===== flow/constraint.sdc =====
create_clock -name core_clock -period 28.1 [get_ports {tclk}]
set_input_delay 5.6200 -clock core_clock [delete_from_list [all_inputs] [get_ports {tclk}]]
set_output_delay 5.6200 -clock core_clock [all_outputs]
set_load 0.01 [all_outputs]

===== flow/design.v =====
`timescale 1ns/10ps
module CannyEdge(dAddrRegRow, dAddrRegCol, bWE, bCE, InData, OutData,
	OPMode, bOPEnable, dReadReg, dWriteReg,	tclk, rst_b);
	input 	[2:0]				dAddrRegRow, dAddrRegCol;
	input						bWE, bCE;
	input 	[8-1:0] 	InData;
	output	[8-1:0] 	OutData;
	reg		[8-1:0] 	OutData;
	input 	[2:0]				OPMode;
	input 						bOPEnable;
	input 	[3:0]				dReadReg, dWriteReg;
	input						tclk, rst_b;
	reg 	[8-1:0]	regX[0:24];	 
	reg 	[8-1:0]	regY6;		 
	reg 	[8-1:0]	regZ[0:12];	 
	wire	[5:0]			wIdx = dAddrRegRow*3'd5 + dAddrRegCol;	 
	wire	[8-1:0]	gf[0:24];	 
	reg 	[8-1:0]	Out_gf, Out_gradient, Out_direction, Out_bThres;
	parameter		dThresHigh = 15;
	parameter		dThresLow = 10;
	parameter		dWidth = 200;
	parameter		dHeight = 200;
	reg			[14:0]	tpSum;
	reg			[1:0]	IntSignal;
	reg signed [31:0]	Gx, Gy, fGx, fGy;
	reg signed	[1:0]	dx, dy;
	integer	k;
	assign gf[0] =1;  assign gf[1] =3;  assign gf[2] =4;  assign gf[3] =3;  assign gf[4] =1;
	assign gf[5] =3;  assign gf[6] =7;  assign gf[7] =10; assign gf[8] =7;  assign gf[9] =3;
	assign gf[10]=4;  assign gf[11]=10; assign gf[12]=16; assign gf[13]=10; assign gf[14]=4;
	assign gf[15]=3;  assign gf[16]=7;  assign gf[17]=10; assign gf[18]=7;  assign gf[19]=3;
	assign gf[20]=1;  assign gf[21]=3;  assign gf[22]=4;  assign gf[23]=3;  assign gf[24]=1;
	always @(posedge tclk or negedge rst_b)
	begin
		if(!rst_b) begin
			IntSignal <= 2'b00;
		end
		else if(bCE==1'b0 && bWE==1'b0) 
		begin
			if(dWriteReg == 0)
				regX[wIdx] <= InData;
			else if(dWriteReg == 1) begin
				if(wIdx == 6)
					regY6 <= InData;
			end
			else if(dWriteReg == 2) begin
				if(wIdx <= 12)
					regZ[wIdx] <= InData;
			end
		end
		else if(bCE==1'b0 && bWE==1'b1)
		begin
			if(dReadReg == 0)
				OutData <= Out_gf;
			else if(dReadReg == 1)
				OutData <= Out_gradient;
			else if(dReadReg == 2)
				OutData <= Out_direction;
			else if(dReadReg == 3)
				OutData <= Out_gradient;
			else if(dReadReg == 4)
				OutData <= Out_bThres;
			else
				OutData <= OutData;
		end
		else
		begin
			if(bOPEnable==1'b0)
			begin
				if(OPMode == 0)
				begin
					if(IntSignal == 2'b00)	begin
						tpSum <= (gf[0]*regX[0]+gf[1]*regX[1]+gf[2]*regX[2]+gf[3]*regX[3]+gf[4]*regX[4]+gf[5]*regX[5]+gf[6]*regX[6]+gf[7]*regX[7]+gf[8]*regX[8]+gf[9]*regX[9]+gf[10]*regX[10]+gf[11]*regX[11]+gf[12]*regX[12]+gf[13]*regX[13]+gf[14]*regX[14]+gf[15]*regX[15]+gf[16]*regX[16]+gf[17]*regX[17]+gf[18]*regX[18]+gf[19]*regX[19]+gf[20]*regX[20]+gf[21]*regX[21]+gf[22]*regX[22]+gf[23]*regX[23]+gf[24]*regX[24]);
						IntSignal <= 2'b01;
					end
					else if(IntSignal == 2'b01) begin
						Out_gf <= tpSum >> 7;				 
					end
					else begin
						Out_gf <= Out_gf;
						IntSignal <= IntSignal;
					end
				end
				else if(OPMode == 1)
				begin
					if(IntSignal == 2'b00)	begin
						Gx <= -regX[0]-2*regX[5]-regX[10]+regX[2]+2*regX[7]+regX[12];
						Gy <= +regX[0]+2*regX[1]+regX[2]-regX[10]-2*regX[11]-regX[12];
						IntSignal <= 2'b01;
					end
					else if(IntSignal == 2'b01) begin
						if(Gx >= 0 && Gy >= 0)
							Out_gradient <= (Gx+Gy)/8;
						else if(Gx < 0 && Gy >=0)
							Out_gradient <= (-Gx+Gy)/8;
						else if(Gx >= 0 && Gy < 0)
							Out_gradient <= (Gx-Gy)/8;
						else if(Gx < 0 && Gy < 0)
							Out_gradient <= (-Gx-Gy)/8;
						else
							Out_gradient <= Out_gradient;
						IntSignal <= 2'b10;
					end	
					else if(IntSignal == 2'b10) begin
						if(Gy < 0)
						begin
							fGx <= -Gx;
							fGy <= -Gy;
						end
						else
						begin
							fGx <= Gx;
							fGy <= Gy;
						end
						IntSignal <= 2'b11;
					end
					else if(IntSignal == 2'b11) begin
						if(fGx >=0)
						begin
							if(fGy <= fGx>>1)  
								Out_direction <= 0;
							else if(fGy > fGx>>1 && fGy <= fGx*25/10)  
								Out_direction <= 45;
							else if(fGy > fGx*25/10)
								Out_direction <= 90;
							else
								Out_direction <= Out_direction;
						end
						else  
						begin
							if(fGy <= -fGx>>1)
								Out_direction <= 0;
							else if(fGy > -fGx>>1 && fGy <= -fGx*25/10)
								Out_direction <= 135;
							else if(fGy > -fGx*25/10)
								Out_direction <= 90;
							else
								Out_direction <= Out_direction;
						end
						IntSignal <= IntSignal;
					end
				end
				else if(OPMode == 2)
				begin
					if(IntSignal == 2'b00) begin
						if(regY6 == 0) begin
							dx <= 1;
							dy <= 0;
						end
						else if(regY6 == 45) begin
							dx <= -1;
							dy <= 1;
						end
						else if(regY6 == 90) begin
							dx <= 0;
							dy <= 1;
						end
						else if(regY6 == 135) begin
							dx <= 1;
							dy <= 1;
						end
						else begin
							dx <= 0; 
							dy <= 0; 
						end
						IntSignal <= 2'b01;
					end
					else if(IntSignal == 2'b01) begin
						if(regX[6] < regX[6-5*dy-dx] | regX[6] < regX[6+5*dy+dx])
							regX[6] <= 0;
						IntSignal <= IntSignal;
						Out_gradient <= regX[6];
					end
				end
				else if(OPMode == 3)
				begin
					if(IntSignal == 2'b00) begin
						if(regY6 == 0) begin
							dx <= 1;
							dy <= 0;
						end
						else if(regY6 == 45) begin
							dx <= -1;
							dy <= 1;
						end
						else if(regY6 == 90) begin
							dx <= 0;
							dy <= 1;
						end
						else if(regY6 == 135) begin
							dx <= 1;
							dy <= 1;
						end
						else begin
							dx <= 0; 
							dy <= 0; 
						end
						IntSignal <= 2'b01;
					end	
					else if(IntSignal == 2'b01) begin
						if(regX[6] >= dThresHigh)		 
							Out_bThres <= 1;
						else if(regX[6] <= dThresLow)	 
							Out_bThres <= 0;
						else							 
						begin
							if(regX[6-5*dy-dx] >= dThresHigh || regX[6+5*dy+dx] >= dThresHigh)
								Out_bThres <= 1;
							else if(regZ[6-5*dy-dx] == 1 || regZ[6+5*dy+dx] == 1)
								Out_bThres <= 1;
							else
								Out_bThres <= 0;
						end
						IntSignal <= IntSignal;
					end
				end
			end	
			else  
				IntSignal <= 2'b00;
		end  
	end
endmodule

===== flow/config.mk =====
export PLATFORM = sky130hd
export DESIGN_NAME = CannyEdge
export DESIGN_NICKNAME = CannyEdge
export VERILOG_FILES = /design/flow/design.v
export SDC_FILE = /design/flow/constraint.sdc
export NUM_CORES = 4
export LEC_CHECK = 0
export CAP_MARGIN = 20
export CELL_PAD_IN_SITES_DETAIL_PLACEMENT = 2
export CELL_PAD_IN_SITES_GLOBAL_PLACEMENT = 0
export CORE_ASPECT_RATIO = 0.53
export CORE_MARGIN = 2
export CORE_UTILIZATION = 40
export CTS_CLUSTER_DIAMETER = 250
export CTS_CLUSTER_SIZE = 64
export GPL_ROUTABILITY_DRIVEN = 0
export GPL_TIMING_DRIVEN = 0
export MIN_ROUTING_LAYER = met2
export SLEW_MARGIN = 0
export TNS_END_PERCENT = 55

===== flow/run.sh =====
#!/bin/bash
# the make line also repeats each setting of config.mk as NAME=value (left out here)
make -C /OpenROAD-flow-scripts/flow DESIGN_CONFIG=/design/flow/config.mk WORK_HOME=/design/flow/orfs CLKGATE_MAP_FILE= finish

==> reports/qor.txt, run 1 <==
Horiz. Die Dim: 546 um
Synth Net Count: 7,777
register share after synthesis: 0.227
ys cells: 6,662
area fraction in mux cells: 0.0175
TritonCTS Sinks: 472
stage reached: 5_1_grt
H-tree levels: 1
CTS Hold Bufs: 0
std cell rows: 105
chip height: 291 um
cell taking the most area after synthesis: edfxtp_1
GRT Overall Usage: 0.761
synthesized area: 0.0623 mm^2
ys flop type: edfxtp_1
Top cell area share: 0.225
Netlist cell types: 172
adder share: 0.269
Synth Area per Inst: 9.36 um^2
ys async rst share: 0.00847
post-detail-place hpwl: 288,000 um
Main logic family: adder cells
IO Port Bufs: 34
die area: 0.159 mm^2
setup bufs post-CTS: 0
top post-synthesis cells by area: edfxtp_1 (23%), fa_1 (13%), ha_1 (13%), xnor2_1 (4.6%), inv_1 (4.6%)
Cells after Synth: 6,662
Yosys reg bits: 472
Post-CTS Resized: 0
I/O Pins: 38
number of enable flip-flop cells: 467
Commonest cells post-synth: inv_1 (758), ha_1 (667), nor2_1 (501)
CTS buffer count: 11
top-count cell post-synth: inv_1
Post-Synth XOR/XNOR Area: 0.0649
Ys Warns: 3
Complex Gates by Area: 0.196
Placeable Area: 0.155 mm^2
Yosys chip area: 0.0623 mm^2
outcome: aborted with a tool error
GR Overflow Total: 3,613
Floorplan Utilization: 0.403
AND/OR/NAND/NOR Cells, Area Fraction: 0.154
Max clock buf depth: 3
clock root buffer master: clkbuf_16
Err: [ERROR GRT-0116] Global routing finished with congestion. Check the congestion regions in the DRC Viewer.
stage by stage:
| step | worst slack [ns] | hold slack [ns] | power (mW) | instances | cell area, um^2 |
|---|---|---|---|---|---|
| 2_1_floorplan | 9.94 | 0.400 | 1.42 | 6662 | 62300 |
| 3_3_place_gp | 5.69 | 0.405 | 1.66 | 8782 | 65300 |
| 3_5_place_dp | 3.52 | 0.415 | 1.79 | 8817 | 65800 |
| 4_1_cts | 3.46 | 0.471 | 2.11 | 8832 | 66100 |
metal layers:
layer / global-route usage / overflow
met1: - / -
met5: 0.719 / 289
met4: 0.539 / 328
met3: 0.903 / 2545
met2: 0.757 / 451
==> inputs of run 2 (changes only) <==
CELL_PAD_IN_SITES_DETAIL_PLACEMENT = unset   (was 2)
CELL_PAD_IN_SITES_GLOBAL_PLACEMENT = unset   (was 0)
CORE_ASPECT_RATIO = 1.16   (was 0.53)
CORE_UTILIZATION = 72   (was 40)
CTS_CLUSTER_DIAMETER = 94   (was 250)
CTS_CLUSTER_SIZE = unset   (was 64)
GPL_ROUTABILITY_DRIVEN = unset   (was 0)
GPL_TIMING_DRIVEN = unset   (was 0)
MIN_ROUTING_LAYER = met1   (was met2)
PLACE_DENSITY_LB_ADDON = 0.02   (was unset)
SETUP_SLACK_MARGIN = 5.0   (was unset)
SLEW_MARGIN = 20   (was 0)
TNS_END_PERCENT = unset   (was 55)
clock period = 17.8 ns   (was 28.1 ns; I/O delays follow)
==> reports/qor.txt, run 2 <==
outcome: aborted with a tool error
Main logic family: adder cells
ys flop type: edfxtp_1
Cells after DPL: 8,561 (-2.9%)
post-detail-place hpwl: 188,000 um (-35%)
area fraction in mux cells: 0.0175 (unchanged)
Synth Area per Inst: 9.36 um^2 (unchanged)
number of enable flip-flop cells: 467 (unchanged)
CTS Hold Bufs: 0 (unchanged)
Max clock buf depth: 3 (unchanged)
top-count cell post-synth: inv_1
top post-synthesis cells by area: edfxtp_1 (23%), fa_1 (13%), ha_1 (13%), xnor2_1 (4.6%), inv_1 (4.6%)
AND/OR/NAND/NOR Cells, Area Fraction: 0.154 (unchanged)
IO Port Bufs: 37 (+8.8%)
Placeable Area: 0.0861 mm^2 (-44%)
Commonest cells post-synth: inv_1 (758), ha_1 (667), nor2_1 (501)
Err: [ERROR GRT-0232] Routing congestion too high. Check the congestion heatmap in the GUI.
stage reached: 5_1_grt
synthesized area: 0.0623 mm^2 (unchanged)
pre-CTS setup slack: -1.05 ns (-4.57 ns)
register share after synthesis: 0.227 (unchanged)
Ys Warns: 3 (unchanged)
Post-Synth XOR/XNOR Area: 0.0649 (unchanged)
Top cell area share: 0.225 (unchanged)
std cell rows: 116 (+10%)
chip height: 321 um (+10%)
TritonCTS Sinks: 472 (unchanged)
Cells after Synth: 6,662 (unchanged)
clock root buffer master: clkbuf_16
die area: 0.0889 mm^2 (-44%)
Post-DP Area: 0.0707 mm^2 (+7.5%)
Yosys reg bits: 472 (unchanged)
Synth Net Count: 7,777 (unchanged)
Complex Gates by Area: 0.196 (unchanged)
ys cells: 6,662 (unchanged)
ys async rst share: 0.00847 (unchanged)
Horiz. Die Dim: 277 um (-49%)
GP Congestion: 1.13
Yosys chip area: 0.0623 mm^2 (unchanged)
GRT Overall Usage: 0.843
adder share: 0.269 (unchanged)
Netlist cell types: 172 (unchanged)
H-tree levels: 2 (+1)
I/O Pins: 38 (unchanged)
GR Overflow Total: 431
Floorplan Utilization: 0.724 (+0.321)
CTS buffer count: 45 (+34)
cell taking the most area after synthesis: edfxtp_1
## run 2: stage by stage
step | TNS (ns) | hold WS, ns
global placement | -1.16 | 0.405
CTS | -0.123 | 0.426
floorplan | 0 | 0.400
detailed placement | -3.90 | 0.405
## run 2: repair_timing
action                                  CTS
gates resized                           214
hold endpoints to repair                  0
pin swaps                                69
endpoints found under the setup margin    6
buffers inserted                         51
gates cloned                              2
## run 2: routing by layer
layer	global-route usage	overflow
met1	0.841	39
met2	0.968	184
met3	0.748	44
met4	0.800	164
met5	0.548	0
==> inputs of run 3 (changes only) <==
CORE_ASPECT_RATIO = unset   (was 1.16)
CORE_UTILIZATION = 66   (was 72)
CTS_CLUSTER_DIAMETER = unset   (was 94)
MIN_ROUTING_LAYER = unset   (was met1)
PLACE_DENSITY_LB_ADDON = unset   (was 0.02)
SETUP_SLACK_MARGIN = unset   (was 5.0)
clock period = 12.1 ns   (was 17.8 ns; I/O delays follow)
==> reports/qor.txt, run 3 <==
outcome: aborted with a tool error
stage reached: 5_1_grt
Err: [ERROR GRT-0232] Routing congestion too high. Check the congestion heatmap in the GUI.
Post-Synth XOR/XNOR Area: 0.0649 (unchanged)
Placeable Area: 0.0935 mm^2 (+8.6%)
ys flop type: edfxtp_1
top post-synthesis cells by area: edfxtp_1 (23%), fa_1 (13%), ha_1 (13%), xnor2_1 (4.6%), inv_1 (4.6%)
Commonest cells post-synth: inv_1 (758), ha_1 (667), nor2_1 (501)
IO Port Bufs: 37 (unchanged)
area fraction in mux cells: 0.0175 (unchanged)
CTS Hold Bufs: 0 (unchanged)
top-count cell post-synth: inv_1
ys async rst share: 0.00847 (unchanged)
Max clock buf depth: 3 (unchanged)
Top cell area share: 0.225 (unchanged)
Horiz. Die Dim: 311 um (+12%)
Main logic family: adder cells
chip height: 311 um (-3.0%)
Ys Warns: 3 (unchanged)
Yosys chip area: 0.0623 mm^2 (unchanged)
Yosys reg bits: 472 (unchanged)
adder share: 0.269 (unchanged)
Floorplan Utilization: 0.667 (-0.0573)
H-tree levels: 2 (unchanged)
GR Overflow Total: 481
pre-CTS setup slack: -6.36 ns (-5.31 ns)
Cells after Synth: 6,662 (unchanged)
Complex Gates by Area: 0.196 (unchanged)
post-detail-place hpwl: 190,000 um (+1.0%)
ys cells: 6,662 (unchanged)
Synth Area per Inst: 9.36 um^2 (unchanged)
Netlist cell types: 172 (unchanged)
CTS buffer count: 48 (+6.7%)
GP Congestion: 1.10 (-3.3%)
Post-DP Area: 0.0732 mm^2 (+3.5%)
synthesized area: 0.0623 mm^2 (unchanged)
cell taking the most area after synthesis: edfxtp_1
I/O Pins: 38 (unchanged)
number of enable flip-flop cells: 467 (unchanged)
AND/OR/NAND/NOR Cells, Area Fraction: 0.154 (unchanged)
std cell rows: 112 (-3.4%)
TritonCTS Sinks: 472 (unchanged)
clock root buffer master: clkbuf_16
register share after synthesis: 0.227 (unchanged)
GRT Overall Usage: 0.774
Synth Net Count: 7,777 (unchanged)
die area: 0.0969 mm^2 (+9.0%)
## run 3: through the flow
stage / util / instances / power [mW]
2_1_floorplan: - / 6662 / 3.36
3_5_place_dp: 0.783 / 9004 / 4.37
3_3_place_gp: 0.783 / 9004 / 4.27
4_1_cts: 0.838 / 9219 / 6.27
## run 3: per-layer routing
| metal | global-route usage | overflow |
|---|---|---|
| met5 | 0.346 | 7 |
| met4 | 0.770 | 184 |
| met3 | 0.623 | 25 |
| met2 | 0.942 | 252 |
| met1 | 0.767 | 13 |
## run 3: timing repair
item / in CTS
setup endpoints to repair: 6
cloned: 2
resized: 480
pin swaps: 220
setup buffers: 128
==> inputs of run 4 (changes only) <==
CORE_MARGIN = 7   (was 2)
CORE_UTILIZATION = 40   (was 66)
CTS_CLUSTER_DIAMETER = 22   (was unset)
clock period = 30.0 ns   (was 12.1 ns; I/O delays follow)
==> reports/qor.txt, run 4 <==
top post-synthesis cells by area: edfxtp_1 (23%), fa_1 (13%), ha_1 (13%), xnor2_1 (4.6%), inv_1 (4.6%)
Post-DP Area: 0.0646 mm^2 (-12%)
drt wl/cell: 25.2 um
Power Clock: 1.55 mW
post-route cell area: 0.0698 mm^2
worst clock skew: 0.0421 ns
Placeable Area: 0.154 mm^2 (+65%)
clock group share of total power: 0.495
Max clock buf depth: 3 (unchanged)
initial antenna violation count: 4
Worst path depth: 69
die area: 0.167 mm^2 (+72%)
Worst-Margin Slew: 1.20 ns
H-tree levels: 4 (+2)
register share after synthesis: 0.227 (unchanged)
CTS buffer count: 153 (+220%)
ys cells: 6,662 (unchanged)
Crit Path Class: register to register
clock root buffer master: clkbuf_16
slew margin rel.: 0.197
I/O Pins: 38 (unchanged)
Power Total: 3.12 mW
Floorplan Utilization: 0.404 (-0.263)
P per Cell Area: 44.8 mW/mm^2
Horiz. Die Dim: 409 um (+31%)
Netlist cell types: 172 (unchanged)
Yosys chip area: 0.0623 mm^2 (unchanged)
Reg power frac: 0.236
min-delay src: tpSum[10]
Complex Gates by Area: 0.196 (unchanged)
FF-to-FF path depth: 69
GR Overflow Total: 0
GRT Overall Usage: 0.257
Worst Path Buf+Inv: 3
Yosys reg bits: 472 (unchanged)
largest net degree at the start of global routing: 65
cell class contributing the biggest share of worst-path delay: AND-OR/OR-AND gates
ys flop type: edfxtp_1
Inserted Diodes: 0
Worst setup EP type: register
unrepaired setup endpoints after global routing: false
Commonest cells post-synth: inv_1 (758), ha_1 (667), nor2_1 (501)
Combinational Power Share: 0.269
Req. time, crit path: 30.45 ns
adder share: 0.269 (unchanged)
Final Hold Viols: 0
hold path endpoint: Out_gf[3]
fin crit share: 0.775
Post-CTS Resized: 0 (-100%)
Ys Warns: 3 (unchanged)
VDD IR-drop max: 0.0576 mV
DR vias/cell: 6.07
number of global-route vias before repair: 53,800
hold-critical path depth: 0
setup bufs post-CTS: 0 (-100%)
Routed WL: 224,000 um
chip height: 409 um (+31%)
synthesized area: 0.0623 mm^2 (unchanged)
IO Port Bufs: 37 (unchanged)
DRT Pass-1 Iters: 8
P_seq: 738 uW
RR Startpoint: fGx[0]
fin crit period: 23.24 ns
largest stage delay on the critical path: 0.89 ns
GP Congestion: 1.04 (-5.0%)
Max Fclk: 43.0 MHz
RR Endpoint: Out_direction[2]
Comb. pwr: 839 uW
most used cell, CP: ha_1
Main logic family: adder cells
Psw: 1.02 mW
cell taking the most area after synthesis: edfxtp_1
pins over their slew limit: 0
ys async rst share: 0.00847 (unchanged)
DRC violations left: 0
number of enable flip-flop cells: 467 (unchanged)
via count: 54,100
crit path from: fGx[0]
Post-Synth XOR/XNOR Area: 0.0649 (unchanged)
Pwr top: clock
post-detail-place hpwl: 179,000 um (-5.8%)
area growth from synthesis to layout: 12.0%
area fraction in mux cells: 0.0175 (unchanged)
Data arrival, critical path: 23.68 ns
Startpoint Class: register
Routed Antenna Nets: 0
cell-internal power: 2.11 mW
top-count cell post-synth: inv_1
end of the critical path: Out_direction[2]
Synth Net Count: 7,777 (unchanged)
CTS Hold Bufs: 0 (unchanged)
Final #Nets: 7,867
Synth Area per Inst: 9.36 um^2 (unchanged)
worst-path maximum fanout: 20
first-pass GRT wire length: 335,000 um
AND/OR/NAND/NOR Cells, Area Fraction: 0.154 (unchanged)
Pleak: 28.7 nW
tool warnings: 139
Switching Share: 0.326
post-route setup TNS: 0 ns
Crit-path slowest cell: o21ai_1
Latency at later pin: 0.74 ns
clock slew at reported path FFs: 0.04 ns
drt initial violations: 5,605
r2r setup slk: 6.76 ns
CTS tree: done
outcome: finished clean
TritonCTS Sinks: 472 (unchanged)
Top cell area share: 0.225 (unchanged)
std cell rows: 144 (+29%)
HP Class: register to register
Final setup violation count: 0
Cells after Synth: 6,662 (unchanged)
Max Cap Viol: 0
run 4: final cells by class:
| cell class | instances | area (um^2) |
|---|---|---|
| flip-flops and latches | 472 | 14100 |
| repair buffers | 151 | 1220 |
| clock buffers | 171 | 3920 |
| fillers | 14700 | 84600 |
| well taps | 2044 | 2560 |
| inverters | 758 | 2850 |
| clock inverters | 104 | 1170 |
| multi-input cells | 5216 | 43900 |
run 4: per-stage QoR:
| stage | instances | worst slack [ns] | hold slack, ns | util |
|---|---|---|---|---|
| 6_report | 8916 | 6.76 | 0.419 | 0.452 |
| 5_1_grt | 8916 | 5.08 | 0.432 | 0.452 |
| 4_1_cts | 8911 | 6.93 | 0.419 | 0.452 |
| 3_5_place_dp | 8636 | 6.99 | 0.409 | 0.419 |
| 3_3_place_gp | 8635 | 7.13 | 0.409 | 0.419 |
| 2_1_floorplan | 6662 | 11.84 | 0.400 | - |
run 4: per-layer routing:
layer	routed length [um]	track usage
met5	0	0
met4	11200	0.111
met3	15800	0.0442
met2	108000	0.444
met1	89700	0.317
==> inputs of run 5 (changes only) <==
ABC_AREA = 1   (was unset)
CORE_MARGIN = 2   (was 7)
CORE_UTILIZATION = 72   (was 40)
CTS_CLUSTER_DIAMETER = 361   (was 22)
CTS_CLUSTER_SIZE = 95   (was unset)
PLACE_DENSITY = 0.42   (was unset)
SETUP_SLACK_MARGIN = 1.48   (was unset)
clock period = 20.4 ns   (was 30.0 ns; I/O delays follow)
==> reports/qor.txt, run 5 <==
die area: 0.0850 mm^2 (-49%)
Top cell area share: 0.236 (+0.0107)
GP Congestion: 1.13 (+9.0%)
AND/OR/NAND/NOR Cells, Area Fraction: 0.239 (+0.0850)
top post-synthesis cells by area: edfxtp_1 (24%), fa_1 (14%), ha_1 (14%), inv_1 (9.0%), nand2_1 (7.4%)
Netlist cell types: 91 (-47%)
std cell rows: 105 (-27%)
post-detail-place hpwl: 168,000 um (-5.9%)
Synth Area per Inst: 8.25 um^2 (-12%)
area fraction in mux cells: 0 (-0.0175)
Yosys reg bits: 472 (unchanged)
Horiz. Die Dim: 291 um (-29%)
top-count cell post-synth: inv_1
outcome: aborted with a tool error
clock root buffer master: clkbuf_16
TritonCTS Sinks: 472 (unchanged)
Err: [ERROR GRT-0232] Routing congestion too high. Check the congestion heatmap in the GUI.
cell taking the most area after synthesis: edfxtp_1
Yosys chip area: 0.0595 mm^2 (-4.5%)
adder share: 0.281 (+0.0114)
synthesized area: 0.0595 mm^2 (-4.5%)
CTS Hold Bufs: 0 (unchanged)
Max clock buf depth: 3 (unchanged)
ys flop type: edfxtp_1
I/O Pins: 38 (unchanged)
GR Overflow Total: 1,196
Commonest cells post-synth: inv_1 (1,420), nand2_1 (1,177), ha_1 (667)
Floorplan Utilization: 0.726 (+0.322)
Placeable Area: 0.0820 mm^2 (-47%)
stage reached: 5_1_grt
Synth Net Count: 8,323 (+7.0%)
CTS buffer count: 8 (-95%)
chip height: 291 um (-29%)
Ys Warns: 3 (unchanged)
Main logic family: adder cells
ys cells: 7,208 (+8.2%)
register share after synthesis: 0.238 (+0.0108)
pre-CTS setup slack: -0.248 ns (-7.24 ns)
H-tree levels: 1 (-3)
IO Port Bufs: 37 (unchanged)
GRT Overall Usage: 0.813
Complex Gates by Area: 0.0937 (-0.102)
number of enable flip-flop cells: 467 (unchanged)
Post-Synth XOR/XNOR Area: 0.0454 (-0.0196)
Cells after Synth: 7,208 (+8.2%)
ys async rst share: 0.00847 (unchanged)
[run 5: layer usage]
layer / track usage / GRT overflow
met3: 0.673 / 70
met1: 0.816 / 159
met5: 0.488 / 8
met2: 0.971 / 677
met4: 0.764 / 282
[run 5: what timing repair did]
item / CTS
gates cloned: 3
buffers inserted: 94
pin swaps: 72
endpoints found under the setup margin: 6
resized: 167
[run 5: per-stage QoR]
| stage | area (um^2) | cells | power [mW] |
|---|---|---|---|
| 2_1_floorplan | 59500 | 7208 | 5.61 |
| 3_3_place_gp | 61400 | 8334 | 6.62 |
| 3_5_place_dp | 61500 | 8335 | 6.84 |
| 4_1_cts | 63200 | 8444 | 7.72 |
==> inputs of run 6 (changes only) <==
ABC_AREA = unset   (was 1)
CORE_UTILIZATION = 52   (was 72)
CTS_CLUSTER_DIAMETER = unset   (was 361)
CTS_CLUSTER_SIZE = unset   (was 95)
PLACE_DENSITY = unset   (was 0.42)
SETUP_SLACK_MARGIN = unset   (was 1.48)
clock period = 31.6 ns   (was 20.4 ns; I/O delays follow)
==> reports/qor.txt, run 6 <==
I/O Pins: 38 (unchanged)
synthesized area: 0.0623 mm^2 (+4.8%)
via count: 53,900
DRT Pass-1 Iters: 6
GR Overflow Total: 0
largest net degree at the start of global routing: 75
total area of sequential cells: 0.0141 mm^2
# fillers: 10,800
TritonCTS Sinks: 472 (unchanged)
most used cell, CP: ha_1
Complex Gates by Area: 0.196 (+0.102)
Post-Synth XOR/XNOR Area: 0.0649 (+0.0196)
Crit-path slowest cell: a2111oi_2
logic area: 0.0440 mm^2
Netlist cell types: 172 (+89%)
Startpoint Class: register
Max Cap Viol: 0
clock root buffer master: clkbuf_16
IO Port Bufs: 37 (unchanged)
GP Congestion: 1.02 (-10%)
Req. time, crit path: 31.99 ns
area fraction in mux cells: 0.0175 (+0.0175)
clock slew at reported path FFs: 0.07 ns
cell taking the most area after synthesis: edfxtp_1
Inserted Diodes: 0
P per Cell Area: 32.1 mW/mm^2
post-route setup TNS: 0 ns
top post-synthesis cells by area: edfxtp_1 (23%), fa_1 (13%), ha_1 (13%), xnor2_1 (4.6%), inv_1 (4.6%)
CTS tree: done
Post-DP Area: 0.0642 mm^2 (+4.5%)
Cells after Synth: 6,662 (-7.6%)
fin crit share: 0.726
top-count cell post-synth: inv_1
Synth Net Count: 7,777 (-6.6%)
crit path from: fGx[4]
outcome: finished clean
GRT Overall Usage: 0.367
Routed Antenna Nets: 0
pins over their slew limit: 0
Post-CTS Resized: 0 (-100%)
min-delay src: tpSum[8]
Crit Path Class: register to register
adder share: 0.269 (-0.0114)
Power Clock: 602 uW
DR vias/cell: 6.49
Psw: 813 uW
number of enable flip-flop cells: 467 (unchanged)
Ys Warns: 3 (unchanged)
Worst setup EP type: register
RR Startpoint: fGx[4]
r2r setup slk: 8.65 ns
fin crit period: 22.95 ns
Final #Nets: 7,765
Commonest cells post-synth: inv_1 (758), ha_1 (667), nor2_1 (501)
Floorplan Utilization: 0.522 (-0.204)
setup bufs post-CTS: 0 (-100%)
Final setup violation count: 0
worst clock skew: 0.0258 ns
Max clock buf depth: 3 (unchanged)
DRC violations left: 0
Comb. pwr: 814 uW
hold-critical path depth: 0
Yosys reg bits: 472 (unchanged)
drt wl/cell: 27.4 um
Reg power frac: 0.330
hold path endpoint: Out_gf[1]
cell-internal power: 1.30 mW
VDD IR-drop max: 0.0492 mV
Worst path depth: 75
area growth from synthesis to layout: 5.67%
Routed WL: 228,000 um
Switching Share: 0.385
CTS buffer count: 51 (+43)
Worst Path Buf+Inv: 5
first-pass GRT wire length: 337,000 um
fin util: 0.552
ys cells: 6,662 (-7.6%)
FF-to-FF path depth: 75
end of the critical path: Out_direction[2]
register share after synthesis: 0.227 (-0.0108)
die area: 0.123 mm^2 (+44%)
ys flop type: edfxtp_1
tool warnings: 139
P_seq: 696 uW
Final Hold Viols: 0
Pleak: 27.1 nW
Pwr top: combinational cells
number of global-route vias before repair: 52,000
initial antenna violation count: 8
post-detail-place hpwl: 181,000 um (+7.4%)
final setup margin: 8.65 ns
Main logic family: adder cells
Latency at later pin: 0.67 ns
Yosys chip area: 0.0623 mm^2 (+4.8%)
Combinational Power Share: 0.385
std cell rows: 127 (+21%)
Synth Area per Inst: 9.36 um^2 (+13%)
Worst-Margin Slew: 1.33 ns
Data arrival, critical path: 23.34 ns
Horiz. Die Dim: 350 um (+20%)
slew margin rel.: 0.110
RR Endpoint: Out_direction[2]
ys async rst share: 0.00847 (unchanged)
post-route cell area: 0.0659 mm^2
unrepaired setup endpoints after global routing: false
worst-path maximum fanout: 20
drt initial violations: 5,683
HP Class: register to register
cell class contributing the biggest share of worst-path delay: AND-OR/OR-AND gates
Placeable Area: 0.119 mm^2 (+46%)
chip height: 350 um (+20%)
Top cell area share: 0.225 (-0.0107)
largest stage delay on the critical path: 0.84 ns
Max Fclk: 43.6 MHz
H-tree levels: 2 (+1)
pre-CTS setup slack: 8.98 ns (+9.22 ns)
CTS Hold Bufs: 0 (unchanged)
AND/OR/NAND/NOR Cells, Area Fraction: 0.154 (-0.0850)
clock group share of total power: 0.285
[run 6: layout make-up]
| type | count | area share |
|---|---|---|
| clock inverters | 32 | 0.00443 |
| clock buffers | 61 | 0.0201 |
| inverters | 758 | 0.0432 |
| repair buffers | 151 | 0.0185 |
| multi-input cells | 5216 | 0.668 |
| flip-flops and latches | 472 | 0.215 |
| well taps | 1612 | 0.0306 |
[run 6: layer usage]
| layer | routed length [um] | part of all wire | track usage |
|---|---|---|---|
| met5 | 81 | 0.00036 | 0 |
| met4 | 15700 | 0.069 | 0.208 |
| met3 | 16100 | 0.071 | 0.0539 |
| met2 | 109000 | 0.48 | 0.622 |
| met1 | 87200 | 0.38 | 0.447 |
[run 6: through the flow]
| step | total power [mW] | instances | hold WS [ns] |
|---|---|---|---|
| final | 2.11 | 8302 | 0.424 |
| after global routing | 2.20 | 8302 | 0.423 |
| after CTS | 2.09 | 8302 | 0.423 |
| after detailed placement | 1.49 | 8209 | 0.408 |
| after global placement | 1.49 | 8209 | 0.401 |
| after floorplan | 1.26 | 6662 | 0.400 |
==> inputs of run 7 (changes only) <==
CORE_MARGIN = 7   (was 2)
CORE_UTILIZATION = 65   (was 52)
CTS_CLUSTER_DIAMETER = 22   (was unset)
TNS_END_PERCENT = 80   (was unset)
clock period = 28.9 ns   (was 31.6 ns; I/O delays follow)
==> reports/qor.txt, run 7 <==
Req. time, crit path: 29.36 ns (-2.63 ns)
ys async rst share: 0.00847 (unchanged)
met3 global-route usage: 0.123 (+0.0696)
Combinational Power Share: 0.287 (-0.098)
TritonCTS Sinks: 472 (unchanged)
FF-to-FF path depth: 69 (-8.0%)
register share after synthesis: 0.227 (unchanged)
RR Endpoint: Out_direction[2]
outcome: finished clean
hold path endpoint: Out_gf[2]
adder share: 0.269 (unchanged)
CTS tree: done
Worst setup EP type: register
r2r setup slk: 5.83 ns (-2.82 ns)
GP Congestion: 1.08 (+6.0%)
DRT Pass-1 Iters: 14 (+8)
Final #Nets: 7,851 (+1.1%)
Crit-path slowest cell: o31ai_2
DR vias/cell: 7.13 (+9.8%)
Final Hold Viols: 0 (unchanged)
Routed Antenna Nets: 0 (unchanged)
RR Startpoint: fGx[0]
Complex Gates by Area: 0.196 (unchanged)
Post-CTS Resized: 0 (unchanged)
post-route cell area: 0.0683 mm^2 (+3.7%)
die area: 0.105 mm^2 (-15%)
ys flop type: edfxtp_1
end of the critical path: Out_direction[2]
AND/OR/NAND/NOR Cells, Area Fraction: 0.154 (unchanged)
drt initial violations: 8,893 (+56%)
IO Port Bufs: 37 (unchanged)
slew margin rel.: 0.0733 (-0.0364)
Routed WL: 240,000 um (+5.2%)
number of global-route vias before repair: 57,000 (+9.7%)
post-detail-place hpwl: 183,000 um (+1.1%)
fin crit period: 23.07 ns (+0.121 ns)
Power Total: 3.11 mW (+47%)
first-pass GRT wire length: 355,000 um (+5.3%)
Top cell area share: 0.225 (unchanged)
unrepaired setup endpoints after global routing: false
pins over their slew limit: 0 (unchanged)
number of enable flip-flop cells: 467 (unchanged)
HP Class: register to register
largest stage delay on the critical path: 0.89 ns (+0.05 ns)
area fraction in mux cells: 0.0175 (unchanged)
initial antenna violation count: 9 (+1)
hold-critical path depth: 0 (unchanged)
Post-DP Area: 0.0637 mm^2 (-0.72%)
Pleak: 28.5 nW (+5.1%)
Worst Path Buf+Inv: 2 (-3)
Pwr top: clock
Synth Net Count: 7,777 (unchanged)
top post-synthesis cells by area: edfxtp_1 (23%), fa_1 (13%), ha_1 (13%), xnor2_1 (4.6%), inv_1 (4.6%)
clock group share of total power: 0.467 (+0.182)
std cell rows: 113 (-11%)
Worst-Margin Slew: 1.38 ns (+0.0544 ns)
cell taking the most area after synthesis: edfxtp_1
min-delay src: tpSum[9]
ys cells: 6,662 (unchanged)
Floorplan Utilization: 0.656 (+0.134)
Max Cap Viol: 0 (unchanged)
Commonest cells post-synth: inv_1 (758), ha_1 (667), nor2_1 (501)
Max Fclk: 43.3 MHz (-0.52%)
Ys Warns: 3 (unchanged)
via count: 57,800 (+7.3%)
cell class contributing the biggest share of worst-path delay: AND-OR/OR-AND gates
fin util: 0.719 (+0.167)
H-tree levels: 4 (+2)
chip height: 324 um (-7.6%)
fin crit share: 0.798 (+0.0720)
Reg power frac: 0.246 (-0.084)
clock root buffer master: clkbuf_16
CTS buffer count: 132 (+160%)
# fillers: 6,763 (-37%)
cell-internal power: 2.02 mW (+55%)
GRT Overall Usage: 0.445 (+0.0777)
Placeable Area: 0.0950 mm^2 (-20%)
Data arrival, critical path: 23.53 ns (+0.19 ns)
Comb. pwr: 891 uW (+9.5%)
worst-path maximum fanout: 20 (unchanged)
Crit Path Class: register to register
Cells after Synth: 6,662 (unchanged)
clock slew at reported path FFs: 0.05 ns (-0.02 ns)
Netlist cell types: 172 (unchanged)
Main logic family: adder cells
post-route insts no fill: 8,111 (-2.3%)
Post-Synth XOR/XNOR Area: 0.0649 (unchanged)
Synth Area per Inst: 9.36 um^2 (unchanged)
Final setup violation count: 0 (unchanged)
CTS Hold Bufs: 0 (unchanged)
Yosys reg bits: 472 (unchanged)
met2 usage: 0.704 (+0.0812)
Max clock buf depth: 3 (unchanged)
Switching Share: 0.351 (-0.0340)
top-count cell post-synth: inv_1
GR Util met1: 0.531 (+0.0836)
post-route setup TNS: 0 ns (unchanged)
busiest grt layer: met2
VDD IR-drop max: 0.0676 mV (+37%)
worst clock skew: 0.0399 ns (+0.0141 ns)
Psw: 1.09 mW (+34%)
synthesized area: 0.0623 mm^2 (unchanged)
Worst path depth: 69 (-8.0%)
drt wl/cell: 29.5 um (+7.7%)
area growth from synthesis to layout: 9.55%
DRC violations left: 0 (unchanged)
crit path from: fGx[0]
GR Overflow Total: 0 (unchanged)
Yosys chip area: 0.0623 mm^2 (unchanged)
most used cell, CP: ha_1
Latency at later pin: 0.74 ns (+0.07 ns)
Horiz. Die Dim: 324 um (-7.6%)
setup bufs post-CTS: 0 (unchanged)
Startpoint Class: register
Power Clock: 1.45 mW (+140%)
Cells after DPL: 7,865 (-4.2%)
I/O Pins: 38 (unchanged)
P_seq: 766 uW (+10%)
largest net degree at the start of global routing: 69 (-8.0%)
tool warnings: 141 (+1.4%)
P per Cell Area: 45.5 mW/mm^2 (+42%)
==> run 7: metrics by stage <==
step | setup slack [ns] | hold WS [ns]
floorplan | 10.74 | 0.400
global placement | 6.24 | 0.405
detailed placement | 6.02 | 0.405
CTS | 5.93 | 0.415
global route | 4.31 | 0.430
finish | 5.83 | 0.414
==> run 7: routing by layer <==
| metal | vias to the layer above | wire length [um] |
|---|---|---|
| met4 | 2 | 21800 |
| met5 | - | 23 |
| met2 | 4502 | 105000 |
| met3 | 1288 | 30300 |
| met1 | 27500 | 82500 |
| li1 | 24500 | - |
==> run 7: area by class of cell <==
type	instances	area [um^2]	area share
sequential	472	14100	0.207
antenna	5	12.5	0.000183
clock inverter	88	1100	0.0161
inverter	758	2850	0.0417
timing repair buffer	156	1260	0.0185
multi-input combinational	5216	44000	0.644
clock buffer	151	3370	0.0494
tap	1265	1580	0.0232
==> inputs of run 8 (changes only) <==
ABC_AREA = 1   (was unset)
CORE_MARGIN = 2   (was 7)
CORE_UTILIZATION = 72   (was 65)
CTS_CLUSTER_DIAMETER = unset   (was 22)
PLACE_DENSITY = 0.39   (was unset)
SETUP_SLACK_MARGIN = -0.28   (was unset)
TNS_END_PERCENT = unset   (was 80)
clock period = 15.8 ns   (was 28.9 ns; I/O delays follow)
==> reports/qor.txt, run 8 <==
Err: [ERROR GRT-0116] Global routing finished with congestion. Check the congestion regions in the DRC Viewer.
ys async rst share: 0.00847 (unchanged)
std cell rows: 105 (-7.1%)
TritonCTS Sinks: 472 (unchanged)
Complex Gates by Area: 0.0937 (-0.102)
CTS buffer count: 50 (-62%)
Post-DP Area: 0.0668 mm^2 (+4.8%)
Post-Synth XOR/XNOR Area: 0.0454 (-0.0196)
stage reached: 5_1_grt
Placeable Area: 0.0820 mm^2 (-14%)
post-detail-place hpwl: 179,000 um (-2.1%)
Ys Warns: 3 (unchanged)
outcome: aborted with a tool error
Main logic family: adder cells
Max clock buf depth: 3 (unchanged)
H-tree levels: 2 (-2)
Cells after Synth: 7,208 (+8.2%)
Cells after DPL: 8,949 (+14%)
ys flop type: edfxtp_1
cell taking the most area after synthesis: edfxtp_1
area fraction in mux cells: 0 (-0.0175)
Yosys reg bits: 472 (unchanged)
die area: 0.0850 mm^2 (-19%)
Netlist cell types: 91 (-47%)
chip height: 291 um (-9.9%)
Horiz. Die Dim: 291 um (-9.9%)
top post-synthesis cells by area: edfxtp_1 (24%), fa_1 (14%), ha_1 (14%), inv_1 (9.0%), nand2_1 (7.4%)
AND/OR/NAND/NOR Cells, Area Fraction: 0.239 (+0.0850)
Synth Net Count: 8,323 (+7.0%)
top-count cell post-synth: inv_1
register share after synthesis: 0.238 (+0.0108)
Commonest cells post-synth: inv_1 (1,420), nand2_1 (1,177), ha_1 (667)
Yosys chip area: 0.0595 mm^2 (-4.5%)
adder share: 0.281 (+0.0114)
GR Overflow Total: 19
ys cells: 7,208 (+8.2%)
GRT Overall Usage: 0.641
Top cell area share: 0.236 (+0.0107)
GP Congestion: 1.17 (+8.6%)
IO Port Bufs: 37 (unchanged)
Floorplan Utilization: 0.726 (+0.0698)
number of enable flip-flop cells: 467 (unchanged)
I/O Pins: 38 (unchanged)
synthesized area: 0.0595 mm^2 (-4.5%)
clock root buffer master: clkbuf_16
Synth Area per Inst: 8.25 um^2 (-12%)
==> run 8: per-layer routing <==
metal	overflow	GRT usage
met2	8	0.869
met3	1	0.397
met1	0	0.655
met4	10	0.630
met5	0	0.113
==> run 8: stage by stage <==
step / hold WS, ns / setup slack, ns / setup TNS (ns)
after floorplan: 0.400 / -1.05 / -4.43
after CTS: 0.412 / -2.08 / -11.11
after detailed placement: 0.405 / -2.64 / -14.28
after global placement: 0.401 / -1.70 / -9.07
==> run 8: repair_timing <==
| item | 4_1_cts |
|---|---|
| pin swaps | 179 |
| buffers inserted | 85 |
| endpoints found under the setup margin | 6 |
| hold buffers | 0 |
| gates resized | 316 |
| hold endpoints to repair | 0 |
==> inputs of run 9 (changes only) <==
CORE_UTILIZATION = 71   (was 72)
CTS_CLUSTER_DIAMETER = 57   (was unset)
PLACE_DENSITY = unset   (was 0.39)
PLACE_DENSITY_LB_ADDON = 0.1   (was unset)
SETUP_SLACK_MARGIN = 5.0   (was -0.28)
clock period = 16.8 ns   (was 15.8 ns; I/O delays follow)
==> reports/qor.txt, run 9 <==
Yosys chip area: 0.0595 mm^2 (unchanged)
synthesized area: 0.0595 mm^2 (unchanged)
cell taking the most area after synthesis: edfxtp_1
Yosys reg bits: 472 (unchanged)
Placeable Area: 0.0833 mm^2 (+1.6%)
chip height: 293 um (+0.69%)
Netlist cell types: 91 (unchanged)
ys cells: 7,208 (unchanged)
GP Congestion: 1.17 (-0.34%)
top-count cell post-synth: inv_1
AND/OR/NAND/NOR Cells, Area Fraction: 0.239 (unchanged)
CTS Hold Bufs: 0 (unchanged)
Max clock buf depth: 3 (unchanged)
Cells after Synth: 7,208 (unchanged)
top post-synthesis cells by area: edfxtp_1 (24%), fa_1 (14%), ha_1 (14%), inv_1 (9.0%), nand2_1 (7.4%)
register share after synthesis: 0.238 (unchanged)
GR Overflow Total: 278
Post-Synth XOR/XNOR Area: 0.0454 (unchanged)
Commonest cells post-synth: inv_1 (1,420), nand2_1 (1,177), ha_1 (667)
clock root buffer master: clkbuf_16
H-tree levels: 2 (unchanged)
Post-DP Area: 0.0663 mm^2 (-0.70%)
Err: [ERROR GRT-0116] Global routing finished with congestion. Check the congestion regions in the DRC Viewer.
Ys Warns: 3 (unchanged)
area fraction in mux cells: 0 (unchanged)
ys flop type: edfxtp_1
std cell rows: 106 (+0.95%)
IO Port Bufs: 37 (unchanged)
outcome: aborted with a tool error
number of enable flip-flop cells: 467 (unchanged)
CTS buffer count: 58 (+16%)
Synth Area per Inst: 8.25 um^2 (unchanged)
TritonCTS Sinks: 472 (unchanged)
I/O Pins: 38 (unchanged)
stage reached: 5_1_grt
Main logic family: adder cells
adder share: 0.281 (unchanged)
die area: 0.0861 mm^2 (+1.4%)
Floorplan Utilization: 0.714 (-0.0114)
Complex Gates by Area: 0.0937 (unchanged)
GRT Overall Usage: 0.724
Cells after DPL: 8,874 (-0.84%)
Horiz. Die Dim: 293 um (+0.69%)
Synth Net Count: 8,323 (unchanged)
Top cell area share: 0.236 (unchanged)
post-detail-place hpwl: 178,000 um (-0.57%)
ys async rst share: 0.00847 (unchanged)
[run 9: layer usage]
metal,GRT overflow,global-route usage
met5,3,0.345
met4,107,0.688
met3,4,0.551
met2,156,0.922
met1,8,0.715
[run 9: timing repair]
item                                    CTS
endpoints found under the setup margin    6
endpoints found under the hold margin     0
pin swaps                               142
gates resized                           305
setup buffers                           140
[run 9: per-stage QoR]
step	hold slack [ns]	utilization	setup WS, ns
after CTS	0.438	0.851	-1.16
after detailed placement	0.417	0.796	-1.57
after global placement	0.409	0.796	-0.567
after floorplan	0.400	-	-0.0478
==> inputs of run 10 (changes only) <==
CORE_UTILIZATION = 69   (was 71)
CTS_CLUSTER_DIAMETER = unset   (was 57)
PLACE_DENSITY_LB_ADDON = unset   (was 0.1)
SETUP_SLACK_MARGIN = unset   (was 5.0)
clock period = 22.9 ns   (was 16.8 ns; I/O delays follow)
==> reports/qor.txt, run 10 <==
area fraction in mux cells: 0 (unchanged)
HP Class: register to register
Hold Slack: 0.419 ns
Ys Warns: 3 (unchanged)
Main logic family: adder cells
Final setup violation count: 0
DRC violations left: 0
Commonest cells post-synth: inv_1 (1,420), nand2_1 (1,177), ha_1 (667)
Post-Synth XOR/XNOR Area: 0.0454 (unchanged)
chip height: 298 um (+1.4%)
Complex Gates by Area: 0.0937 (unchanged)
top post-synthesis cells by area: edfxtp_1 (24%), fa_1 (14%), ha_1 (14%), inv_1 (9.0%), nand2_1 (7.4%)
crit path from: fGx[0]
worst clock skew: 0.0358 ns
Synth Net Count: 8,323 (unchanged)
ys async rst share: 0.00847 (unchanged)
P_seq: 967 uW
Combinational Power Share: 0.739
Final Hold Viols: 0
P per Cell Area: 111 mW/mm^2
DRT Pass-1 Iters: 10
Max Fclk: 47.1 MHz
Cells after Synth: 7,208 (unchanged)
cell class contributing the biggest share of worst-path delay: simple AND/OR/NAND/NOR gates
Floorplan Utilization: 0.698 (-0.0167)
post-detail-place hpwl: 177,000 um (-0.55%)
pins over their slew limit: 0
largest net degree at the start of global routing: 65
largest stage delay on the critical path: 0.54 ns
ys cells: 7,208 (unchanged)
initial antenna violation count: 28
cell taking the most area after synthesis: edfxtp_1
FF-to-FF path depth: 161
H-tree levels: 2 (unchanged)
CTS buffer count: 51 (-12%)
first-pass GRT wire length: 342,000 um
via count: 55,300
ys flop type: edfxtp_1
Horiz. Die Dim: 298 um (+1.4%)
Yosys reg bits: 472 (unchanged)
Worst-Margin Slew: 1.29 ns
Routed WL: 230,000 um
Cells after DPL: 8,398 (-5.4%)
area growth from synthesis to layout: 6.48%
Max Cap Viol: 0
Worst path depth: 161
GRT Overall Usage: 0.524
std cell rows: 107 (+0.94%)
Worst setup EP type: register
CTS tree: done
hold path endpoint: Out_gf[1]
Req. time, crit path: 23.32 ns
AND/OR/NAND/NOR Cells, Area Fraction: 0.239 (unchanged)
Psw: 3.96 mW
Comb. pwr: 5.20 mW
Yosys chip area: 0.0595 mm^2 (unchanged)
I/O Pins: 38 (unchanged)
final setup margin: 1.69 ns
Data arrival, critical path: 21.63 ns
worst-path maximum fanout: 45
cell-internal power: 3.07 mW
post-route cell area: 0.0634 mm^2
GR Overflow Total: 0
Post-DP Area: 0.0615 mm^2 (-7.3%)
clock slew at reported path FFs: 0.08 ns
Pwr top: combinational cells
number of global-route vias before repair: 55,600
drt wl/cell: 27.0 um
setup bufs post-CTS: 0 (-100%)
drt initial violations: 7,030
Reg power frac: 0.138
register share after synthesis: 0.238 (unchanged)
clock root buffer master: clkbuf_16
RR Startpoint: fGx[0]
Latency at later pin: 0.69 ns
Crit Path Class: register to register
Startpoint Class: register
synthesized area: 0.0595 mm^2 (unchanged)
IO Port Bufs: 37 (unchanged)
number of enable flip-flop cells: 467 (unchanged)
unrepaired setup endpoints after global routing: false
end of the critical path: Out_direction[2]
post-route setup TNS: 0 ns
Netlist cell types: 91 (unchanged)
r2r setup slk: 1.69 ns
Crit-path slowest cell: edfxtp_1
VDD IR-drop max: 0.756 mV
Routed Antenna Nets: 0
fin crit share: 0.926
Max clock buf depth: 3 (unchanged)
TritonCTS Sinks: 472 (unchanged)
DR vias/cell: 6.49
RR Endpoint: Out_direction[2]
outcome: finished clean
GP Congestion: 1.13 (-3.2%)
Pleak: 30.5 nW
clock group share of total power: 0.124
fin crit period: 21.21 ns
adder share: 0.281 (unchanged)
min-delay src: tpSum[8]
Power Clock: 869 uW
tool warnings: 141
Placeable Area: 0.0853 mm^2 (+2.4%)
Top cell area share: 0.236 (unchanged)
die area: 0.0886 mm^2 (+2.9%)
hold-critical path depth: 0
Final #Nets: 8,428
slew margin rel.: 0.139
Synth Area per Inst: 8.25 um^2 (unchanged)
top-count cell post-synth: inv_1
Worst Path Buf+Inv: 16
pre-CTS setup slack: 1.83 ns (+3.40 ns)
post-route insts no fill: 8,509
Switching Share: 0.563
most used cell, CP: nand2_4
-- run 10: final cells by class --
cell class | instances | area, um^2
fillers | 6177 | 21900
multi-input cells | 5144 | 39400
well taps | 1144 | 1430
diodes | 11 | 27.5
clock inverters | 35 | 368
clock buffers | 59 | 1310
inverters | 1559 | 5920
flip-flops and latches | 472 | 14100
repair buffers | 85 | 741
-- run 10: layer usage --
layer / global-route usage / vias up / share of wire
li1: - / 23800 / -
met5: 0.0152 / - / 0.0012
met1: 0.546 / 25600 / 0.31
met3: 0.240 / 1653 / 0.14
met4: 0.481 / 24 / 0.12
met2: 0.786 / 4200 / 0.43
-- run 10: metrics by stage --
stage / total power [mW] / util
6_report: 7.03 / 0.743
3_5_place_dp: 5.98 / 0.721
4_1_cts: 6.85 / 0.741
2_1_floorplan: 5.00 / -
3_3_place_gp: 5.79 / 0.721
5_1_grt: 7.47 / 0.743
-- run 10: timing repair --
item | in CTS | in global routing
setup endpoints to repair | 0 | 4
gates resized | 0 | 5
hold buffers | 0 | 0
==> inputs of run 11 (changes only) <==
ABC_AREA = unset   (was 1)
CELL_PAD_IN_SITES_DETAIL_PLACEMENT = 0   (was unset)
CORE_UTILIZATION = 72   (was 69)
CTS_CLUSTER_SIZE = 54   (was unset)
GPL_TIMING_DRIVEN = 1   (was unset)
PLACE_DENSITY_LB_ADDON = 0.3   (was unset)
TNS_END_PERCENT = 25   (was unset)
clock period = 16.6 ns   (was 22.9 ns; I/O delays follow)
==> reports/qor.txt, run 11 <==
Ys Warns: 3 (unchanged)
cell taking the most area after synthesis: edfxtp_1
GP Congestion: 1.28 (+13%)
Synth Area per Inst: 9.36 um^2 (+13%)
Main logic family: adder cells
area fraction in mux cells: 0.0175 (+0.0175)
chip height: 298 um (+0.19%)
IO Port Bufs: 37 (unchanged)
Netlist cell types: 172 (+89%)
GRT Overall Usage: 0.717
TritonCTS Sinks: 472 (unchanged)
clock root buffer master: clkbuf_16
ys cells: 6,662 (-7.6%)
Horiz. Die Dim: 298 um (+0.19%)
number of enable flip-flop cells: 467 (unchanged)
Top cell area share: 0.225 (-0.0107)
I/O Pins: 38 (unchanged)
stage reached: 5_1_grt
die area: 0.0889 mm^2 (+0.38%)
Placeable Area: 0.0854 mm^2 (+0.16%)
std cell rows: 107 (unchanged)
Post-Synth XOR/XNOR Area: 0.0649 (+0.0196)
Max clock buf depth: 3 (unchanged)
GR Overflow Total: 13
Cells after DPL: 8,756 (+4.3%)
Floorplan Utilization: 0.730 (+0.0320)
Err: [ERROR GRT-0232] Routing congestion too high. Check the congestion heatmap in the GUI.
ys async rst share: 0.00847 (unchanged)
Post-DP Area: 0.0715 mm^2 (+16%)
outcome: aborted with a tool error
synthesized area: 0.0623 mm^2 (+4.8%)
Complex Gates by Area: 0.196 (+0.102)
Synth Net Count: 7,777 (-6.6%)
adder share: 0.269 (-0.0114)
register share after synthesis: 0.227 (-0.0108)
post-detail-place hpwl: 187,000 um (+5.8%)
Yosys reg bits: 472 (unchanged)
top-count cell post-synth: inv_1
ys flop type: edfxtp_1
Cells after Synth: 6,662 (-7.6%)
H-tree levels: 2 (unchanged)
Commonest cells post-synth: inv_1 (758), ha_1 (667), nor2_1 (501)
top post-synthesis cells by area: edfxtp_1 (23%), fa_1 (13%), ha_1 (13%), xnor2_1 (4.6%), inv_1 (4.6%)
AND/OR/NAND/NOR Cells, Area Fraction: 0.154 (-0.0850)
Yosys chip area: 0.0623 mm^2 (+4.8%)
CTS buffer count: 49 (-3.9%)
-- run 11: stage by stage --
stage                     worst slack (ns)  hold slack [ns]  total power [mW]
after CTS                            -1.64            0.439              4.48
after detailed placement             -2.56            0.409              3.10
after global placement               -1.46            0.413              3.00
after floorplan                     -0.819            0.400              2.42
-- run 11: layer usage --
metal | overflow | GRT usage
met1 | 1 | 0.749
met2 | 3 | 0.876
met3 | 6 | 0.574
met4 | 2 | 0.603
met5 | 1 | 0.375
-- run 11: timing repair --
action | in CTS
setup endpoints to repair | 6
gates resized | 144
pin swaps | 47
buffers inserted | 26
hold buffers | 0
==> inputs of run 12 (changes only) <==
CELL_PAD_IN_SITES_DETAIL_PLACEMENT = unset   (was 0)
CELL_PAD_IN_SITES_GLOBAL_PLACEMENT = 2   (was unset)
CORE_ASPECT_RATIO = 0.53   (was unset)
CORE_UTILIZATION = 40   (was 72)
CTS_CLUSTER_DIAMETER = 250   (was unset)
CTS_CLUSTER_SIZE = 100   (was 54)
GPL_ROUTABILITY_DRIVEN = 0   (was unset)
GPL_TIMING_DRIVEN = 0   (was 1)
MIN_ROUTING_LAYER = met2   (was unset)
PLACE_DENSITY_LB_ADDON = unset   (was 0.3)
SLEW_MARGIN = 0   (was 20)
TNS_END_PERCENT = 55   (was 25)
clock period = 28.1 ns   (was 16.6 ns; I/O delays follow)
==> reports/qor.txt, run 12 <==
area fraction in mux cells: 0.0175 (unchanged)
Post-DP Area: 0.0660 mm^2 (-7.7%)
setup bufs post-CTS: 0 (-100%)
Netlist cell types: 172 (unchanged)
ys cells: 6,662 (unchanged)
Placeable Area: 0.155 mm^2 (+81%)
number of enable flip-flop cells: 467 (unchanged)
adder share: 0.269 (unchanged)
Cells after Synth: 6,662 (unchanged)
Top cell area share: 0.225 (unchanged)
H-tree levels: 1 (-1)
std cell rows: 105 (-1.9%)
Post-CTS Resized: 0 (-100%)
stage reached: 5_1_grt
IO Port Bufs: 34 (-8.1%)
ys async rst share: 0.00847 (unchanged)
TritonCTS Sinks: 472 (unchanged)
post-detail-place hpwl: 227,000 um (+21%)
clock root buffer master: clkbuf_16
Complex Gates by Area: 0.196 (unchanged)
Synth Net Count: 7,777 (unchanged)
register share after synthesis: 0.227 (unchanged)
GR Overflow Total: 2,359
chip height: 291 um (-2.3%)
Err: [ERROR GRT-0116] Global routing finished with congestion. Check the congestion regions in the DRC Viewer.
CTS buffer count: 8 (-84%)
AND/OR/NAND/NOR Cells, Area Fraction: 0.154 (unchanged)
synthesized area: 0.0623 mm^2 (unchanged)
top-count cell post-synth: inv_1
Synth Area per Inst: 9.36 um^2 (unchanged)
Commonest cells post-synth: inv_1 (758), ha_1 (667), nor2_1 (501)
cell taking the most area after synthesis: edfxtp_1
Horiz. Die Dim: 546 um (+83%)
GRT Overall Usage: 0.683
ys flop type: edfxtp_1
Yosys reg bits: 472 (unchanged)
Cells after DPL: 8,838 (+0.94%)
CTS Hold Bufs: 0 (unchanged)
Max clock buf depth: 3 (unchanged)
outcome: aborted with a tool error
top post-synthesis cells by area: edfxtp_1 (23%), fa_1 (13%), ha_1 (13%), xnor2_1 (4.6%), inv_1 (4.6%)
Ys Warns: 3 (unchanged)
Yosys chip area: 0.0623 mm^2 (unchanged)
Main logic family: adder cells
Floorplan Utilization: 0.403 (-0.327)
I/O Pins: 38 (unchanged)
Post-Synth XOR/XNOR Area: 0.0649 (unchanged)
die area: 0.159 mm^2 (+79%)
[run 12: per-stage QoR]
step / worst slack (ns) / total power [mW] / util / hold slack, ns
2_1_floorplan: 9.94 / 1.42 / - / 0.400
3_3_place_gp: 3.26 / 1.69 / 0.422 / 0.411
3_5_place_dp: 3.70 / 1.70 / 0.426 / 0.408
4_1_cts: 3.62 / 1.97 / 0.428 / 0.474
[run 12: metal layers]
layer | GRT usage | GRT overflow
met5 | 0.684 | 211
met4 | 0.327 | 66
met3 | 0.930 | 2026
met2 | 0.654 | 56
met1 | - | -
==> inputs of run 13 (changes only) <==
CAP_MARGIN = 40   (was 20)
CELL_PAD_IN_SITES_DETAIL_PLACEMENT = 1   (was unset)
CELL_PAD_IN_SITES_GLOBAL_PLACEMENT = unset   (was 2)
CORE_ASPECT_RATIO = unset   (was 0.53)
CORE_MARGIN = 3   (was 2)
CORE_UTILIZATION = 69   (was 40)
CTS_CLUSTER_DIAMETER = unset   (was 250)
CTS_CLUSTER_SIZE = unset   (was 100)
GPL_TIMING_DRIVEN = 1   (was 0)
HOLD_SLACK_MARGIN = 0.11   (was unset)
MAX_ROUTING_LAYER = met4   (was unset)
MIN_ROUTING_LAYER = unset   (was met2)
SLEW_MARGIN = 40   (was 0)
TNS_END_PERCENT = 25   (was 55)
clock period = 17.5 ns   (was 28.1 ns; I/O delays follow)
==> reports/qor.txt, run 13 <==
stage reached: 3_5_place_dp
Commonest cells post-synth: inv_1 (758), ha_1 (667), nor2_1 (501)
synthesized area: 0.0623 mm^2 (unchanged)
chip height: 307 um (+5.2%)
Yosys reg bits: 472 (unchanged)
IO Port Bufs: 37 (+8.8%)
top post-synthesis cells by area: edfxtp_1 (23%), fa_1 (13%), ha_1 (13%), xnor2_1 (4.6%), inv_1 (4.6%)
adder share: 0.269 (unchanged)
register share after synthesis: 0.227 (unchanged)
Cells after Synth: 6,662 (unchanged)
ys cells: 6,662 (unchanged)
number of enable flip-flop cells: 467 (unchanged)
cell taking the most area after synthesis: edfxtp_1
Top cell area share: 0.225 (unchanged)
AND/OR/NAND/NOR Cells, Area Fraction: 0.154 (unchanged)
Yosys chip area: 0.0623 mm^2 (unchanged)
ys flop type: edfxtp_1
Floorplan Utilization: 0.701 (+0.298)
Err: [ERROR DPL-0033] detailed placement checks failed during check placement.
die area: 0.0940 mm^2 (-41%)
area fraction in mux cells: 0.0175 (unchanged)
Main logic family: adder cells
Netlist cell types: 172 (unchanged)
Ys Warns: 3 (unchanged)
Complex Gates by Area: 0.196 (unchanged)
Horiz. Die Dim: 307 um (-44%)
Post-Synth XOR/XNOR Area: 0.0649 (unchanged)
std cell rows: 109 (+3.8%)
I/O Pins: 38 (unchanged)
Synth Area per Inst: 9.36 um^2 (unchanged)
ys async rst share: 0.00847 (unchanged)
Placeable Area: 0.0889 mm^2 (-43%)
top-count cell post-synth: inv_1
outcome: aborted with a tool error
Synth Net Count: 7,777 (unchanged)
run 13: per-stage QoR:
| step | area, um^2 | hold slack (ns) | power, mW |
|---|---|---|---|
| after global placement | 70600 | 0.402 | 2.81 |
| after floorplan | 62500 | 0.400 | 2.28 |
==> inputs of run 14 (changes only) <==
ABC_AREA = 1   (was unset)
CAP_MARGIN = 20   (was 40)
CELL_PAD_IN_SITES_DETAIL_PLACEMENT = unset   (was 1)
CORE_MARGIN = 2   (was 3)
CORE_UTILIZATION = 65   (was 69)
CTS_CLUSTER_DIAMETER = 245   (was unset)
GPL_ROUTABILITY_DRIVEN = unset   (was 0)
GPL_TIMING_DRIVEN = unset   (was 1)
HOLD_SLACK_MARGIN = unset   (was 0.11)
MAX_ROUTING_LAYER = unset   (was met4)
SETUP_SLACK_MARGIN = -1.17   (was unset)
SLEW_MARGIN = 20   (was 40)
TNS_END_PERCENT = unset   (was 25)
clock period = 15.6 ns   (was 17.5 ns; I/O delays follow)
==> reports/qor.txt, run 14 <==
outcome: aborted with a tool error
stage reached: 5_1_grt
Err: [ERROR GRT-0232] Routing congestion too high. Check the congestion heatmap in the GUI.
Cells after Synth: 7,208 (+8.2%)
std cell rows: 110 (+0.92%)
H-tree levels: 2
Placeable Area: 0.0904 mm^2 (+1.7%)
register share after synthesis: 0.238 (+0.0108)
CTS Hold Bufs: 0
area fraction in mux cells: 0 (-0.0175)
GR Overflow Total: 113
Netlist cell types: 91 (-47%)
AND/OR/NAND/NOR Cells, Area Fraction: 0.239 (+0.0850)
CTS buffer count: 51
Yosys chip area: 0.0595 mm^2 (-4.5%)
GP Congestion: 1.10
number of enable flip-flop cells: 467 (unchanged)
Synth Area per Inst: 8.25 um^2 (-12%)
Floorplan Utilization: 0.658 (-0.0429)
Post-Synth XOR/XNOR Area: 0.0454 (-0.0196)
I/O Pins: 38 (unchanged)
Complex Gates by Area: 0.0937 (-0.102)
Top cell area share: 0.236 (+0.0107)
Main logic family: adder cells
ys flop type: edfxtp_1
Synth Net Count: 8,323 (+7.0%)
Commonest cells post-synth: inv_1 (1,420), nand2_1 (1,177), ha_1 (667)
top post-synthesis cells by area: edfxtp_1 (24%), fa_1 (14%), ha_1 (14%), inv_1 (9.0%), nand2_1 (7.4%)
Ys Warns: 3 (unchanged)
synthesized area: 0.0595 mm^2 (-4.5%)
ys cells: 7,208 (+8.2%)
TritonCTS Sinks: 472
adder share: 0.281 (+0.0114)
clock root buffer master: clkbuf_16
pre-CTS setup slack: -2.74 ns
Horiz. Die Dim: 307 um (about the same)
IO Port Bufs: 37 (unchanged)
ys async rst share: 0.00847 (unchanged)
post-detail-place hpwl: 180,000 um
chip height: 307 um (about the same)
cell taking the most area after synthesis: edfxtp_1
top-count cell post-synth: inv_1
GRT Overall Usage: 0.667
Yosys reg bits: 472 (unchanged)
Max clock buf depth: 3
die area: 0.0940 mm^2 (about the same)
==> run 14: what timing repair did <==
| item | CTS |
|---|---|
| setup buffers | 54 |
| endpoints found under the setup margin | 6 |
| gates resized | 138 |
| pin swaps | 52 |
==> run 14: per-layer routing <==
| metal | GRT overflow | track usage |
|---|---|---|
| met5 | 3 | 0.285 |
| met4 | 50 | 0.584 |
| met3 | 1 | 0.448 |
| met2 | 52 | 0.882 |
| met1 | 7 | 0.693 |
==> run 14: stage by stage <==
| step | cells | instance area (um^2) | util | TNS, ns |
|---|---|---|---|---|
| after floorplan | 7208 | 60100 | - | -5.79 |
| after global placement | 9041 | 66800 | 0.738 | -11.41 |
| after detailed placement | 9043 | 66800 | 0.739 | -15.92 |
| after CTS | 9190 | 69800 | 0.772 | -13.29 |
No activity file was given, so power comes from the tool's default toggle rates.
